// master_ahb
module master_ahb(
  input  logic        clk_master,
  input  logic        rst_master,
  input  logic        HREADY,          
  input  logic [31:0] HRDATA,          
  input  logic [31:0] data_top,
  input  logic        write_top,       
  input  logic [3:0]  beat_length,     
  input  logic        enb,             
  input  logic [31:0] addr_top,
  input  logic        wrap_enb,        
  output logic [31:0] HADDR,
  output logic        HWRITE,
  output logic [2:0]  HSIZE,
  output logic [31:0] HWDATA,
  output logic [2:0]  HBURST,
  output logic [1:0]  HTRANS,
  output logic fifo_empty,
  output logic fifo_full
);
  typedef enum logic [2:0] {
    S_IDLE                = 3'b000,
    S_WRITE_ADDR          = 3'b001,
    S_WRITE_DATA          = 3'b010
  } state_t;
  state_t present_state, next_state;
  logic [31:0] addr_internal;
  logic [3:0]  count;         
  logic [3:0]  wr_ptr;
  logic [3:0]  rd_ptr;
  localparam int MEM_DEPTH = 16;
  logic [31:0] mem [0:MEM_DEPTH-1];
  logic next_HWRITE;
  logic [2:0] next_HSIZE;                
  logic [31:0] next_HWDATA;
  logic [2:0] next_HBURST;
  logic [1:0] next_HTRANS;
  logic [4:0] fifo_count;  
  logic push, pop;
  assign push = write_top && (fifo_count < MEM_DEPTH);
  assign pop  = (present_state == S_WRITE_DATA) && HREADY &&
                (HBURST == 3'b011 || HBURST == 3'b000) && (fifo_count > 0);
  assign fifo_empty = (fifo_count == 0);
  assign fifo_full  = (fifo_count >= MEM_DEPTH-1);  
  always_ff @(posedge clk_master or posedge rst_master) begin
    if (rst_master) begin
      wr_ptr        <= 4'd0;
      rd_ptr        <= 4'd0;
      addr_internal <= 32'h0;
      count         <= 4'd0;
      present_state <= S_IDLE;
      HWRITE        <= 1'b0;
      HSIZE         <= 3'b010;
      HWDATA        <= 32'h0;
      HBURST        <= 3'b000;
      HTRANS        <= 2'b00;
      fifo_count    <= 5'd0;
      for (int i = 0; i < MEM_DEPTH; i = i + 1) mem[i] <= 32'h0;
    end else begin
      if (push) begin
  ...
Size in the first run: about 2,200 cells after synthesis, about 600 flip-flops.
==> flow/config.mk <==
export PLATFORM = sky130hd
export DESIGN_NAME = master_ahb
export DESIGN_NICKNAME = master_ahb
export VERILOG_FILES = /design/flow/design.v
export SDC_FILE = /design/flow/constraint.sdc
export NUM_CORES = 4
export LEC_CHECK = 0
export CAP_MARGIN = 20
export CELL_PAD_IN_SITES_DETAIL_PLACEMENT = 0
export CORE_MARGIN = 2
export CORE_UTILIZATION = 71
export CTS_CLUSTER_SIZE = 13
export MAX_ROUTING_LAYER = met5
export SETUP_SLACK_MARGIN = -0.15
export SLEW_MARGIN = 30
export TNS_END_PERCENT = 100
==> flow/constraint.sdc <==
create_clock -name core_clock -period 2.39 [get_ports {clk_master}]
set_input_delay 0.4780 -clock core_clock [delete_from_list [all_inputs] [get_ports {clk_master}]]
set_output_delay 0.4780 -clock core_clock [all_outputs]
set_load 0.01 [all_outputs]
run.sh (not shown) runs the stock make flow with config.mk's settings and CLKGATE_MAP_FILE=.
The starting point finished but failed the layout checks on negative setup slack.
Rerun with:
--- a/flow/config.mk
+++ b/flow/config.mk
@@ -8 +8 @@
-export CAP_MARGIN = 20
+export CAP_MARGIN = 0
@@ -11,2 +11 @@
-export CORE_UTILIZATION = 71
-export CTS_CLUSTER_SIZE = 13
+export CORE_UTILIZATION = 66
@@ -14 +13 @@
-export SETUP_SLACK_MARGIN = -0.15
+export SETUP_SLACK_MARGIN = -0.12
==> flow/constraint.sdc (replaced) <==
create_clock -name core_clock -period 2.13 [get_ports {clk_master}]
set_input_delay 0.4260 -clock core_clock [delete_from_list [all_inputs] [get_ports {clk_master}]]
set_output_delay 0.4260 -clock core_clock [all_outputs]
set_load 0.01 [all_outputs]
The changed run produced a layout that fails on negative setup slack.
Worst hold slack gets better by 78 ps.
Routed wire length rises slightly.
First-iteration DRC count went down by a few percent.
Worst setup slack is worse by 320 ps.
Total power rises by about a fifth.
Final area grows by a few percent.
Sequential share of layout area goes down by 2.0 points.
Cell count rises by a few percent.
Die area grows by a little under a tenth.
Non-clock buffer count is higher by 97.
Rerun with:
--- a/flow/config.mk
+++ b/flow/config.mk
@@ -8 +8 @@
-export CAP_MARGIN = 0
+export CAP_MARGIN = 40
@@ -11 +11,4 @@
-export CORE_UTILIZATION = 66
+export CORE_UTILIZATION = 71
+export CTS_CLUSTER_DIAMETER = 363
+export CTS_CLUSTER_SIZE = 13
+export HOLD_SLACK_MARGIN = 0.29
@@ -13 +16,2 @@
-export SETUP_SLACK_MARGIN = -0.12
+export PLACE_DENSITY = 0.78
+export SETUP_SLACK_MARGIN = -0.15
==> flow/constraint.sdc (replaced) <==
create_clock -name core_clock -period 2.36 [get_ports {clk_master}]
set_input_delay 0.4720 -clock core_clock [delete_from_list [all_inputs] [get_ports {clk_master}]]
set_output_delay 0.4720 -clock core_clock [all_outputs]
set_load 0.01 [all_outputs]
The new run finished but fails on negative setup slack. Register-to-register slack improved by 120 ps. Worst hold slack improved by 180 ps. Worst setup slack improved by 120 ps. Total power came out lower by about a fifth. Fmax came out lower by a few percent.
Rerun with:
==> flow/config.mk (replaced) <==
export PLATFORM = sky130hd
export DESIGN_NAME = master_ahb
export DESIGN_NICKNAME = master_ahb
export VERILOG_FILES = /design/flow/design.v
export SDC_FILE = /design/flow/constraint.sdc
export NUM_CORES = 4
export LEC_CHECK = 0
export CAP_MARGIN = 20
export CORE_MARGIN = 2
export CORE_UTILIZATION = 42
export PLACE_DENSITY = 0.6
export SLEW_MARGIN = 20
==> flow/constraint.sdc (replaced) <==
create_clock -name core_clock -period 3.84 [get_ports {clk_master}]
set_input_delay 0.7680 -clock core_clock [delete_from_list [all_inputs] [get_ports {clk_master}]]
set_output_delay 0.7680 -clock core_clock [all_outputs]
set_load 0.01 [all_outputs]
The new run passed the timing, DRC and antenna checks.
Register-to-register slack improved by 1200 ps.
Synthesized area is unchanged.
Final area goes down by about 1.2%.
Routed wire length goes up by about 1.9%.
Critical path depth goes down by 7.
Rerun with:
--- a/flow/config.mk
+++ b/flow/config.mk
@@ -8 +8 @@
-export CAP_MARGIN = 20
+export CAP_MARGIN = 0
@@ -10,2 +10,4 @@
-export CORE_UTILIZATION = 42
-export PLACE_DENSITY = 0.6
+export CORE_UTILIZATION = 70
+export CTS_CLUSTER_SIZE = 33
+export PLACE_DENSITY_LB_ADDON = 0.01
+export SETUP_SLACK_MARGIN = 0.74
@@ -12,0 +15 @@
+export TNS_END_PERCENT = 75
==> flow/constraint.sdc (replaced) <==
create_clock -name core_clock -period 2.57 [get_ports {clk_master}]
set_input_delay 0.5140 -clock core_clock [delete_from_list [all_inputs] [get_ports {clk_master}]]
set_output_delay 0.5140 -clock core_clock [all_outputs]
set_load 0.01 [all_outputs]
What happened: This time the run ran to the end with violations: negative setup slack. Non-clock buffer count is higher by 156. Synthesized area stays the same. Flip-flop count stays the same. Sequential power came out higher by 54%. Worst setup slack loses 620 ps. Final cell count decreases by 6.0%. Clock skew drops by 5.4 ps. Wire length rises by 15%. Total power is higher by 56%. Cell area rose by 7.8%.
Rerun with:
==> flow/config.mk (replaced) <==
export PLATFORM = sky130hd
export DESIGN_NAME = master_ahb
export DESIGN_NICKNAME = master_ahb
export VERILOG_FILES = /design/flow/design.v
export SDC_FILE = /design/flow/constraint.sdc
export NUM_CORES = 4
export LEC_CHECK = 0
export CAP_MARGIN = 20
export CORE_MARGIN = 2
export CORE_UTILIZATION = 40
export PLACE_DENSITY = 0.6
export SLEW_MARGIN = 20
==> flow/constraint.sdc (replaced) <==
create_clock -name core_clock -period 5.0 [get_ports {clk_master}]
set_input_delay 1.0000 -clock core_clock [delete_from_list [all_inputs] [get_ports {clk_master}]]
set_output_delay 1.0000 -clock core_clock [all_outputs]
set_load 0.01 [all_outputs]
The new run ran to the end with no violations.
Flip-flop count is unchanged.
Clock power falls by 41%.
Die size rises by 73%.
Critical path depth falls by 8.
Register-to-register slack is better by 1600 ps.
Utilization falls by 43 points.
Sequential share of layout area rises by 3.5 points.
Power and IR drop assume default switching activity.
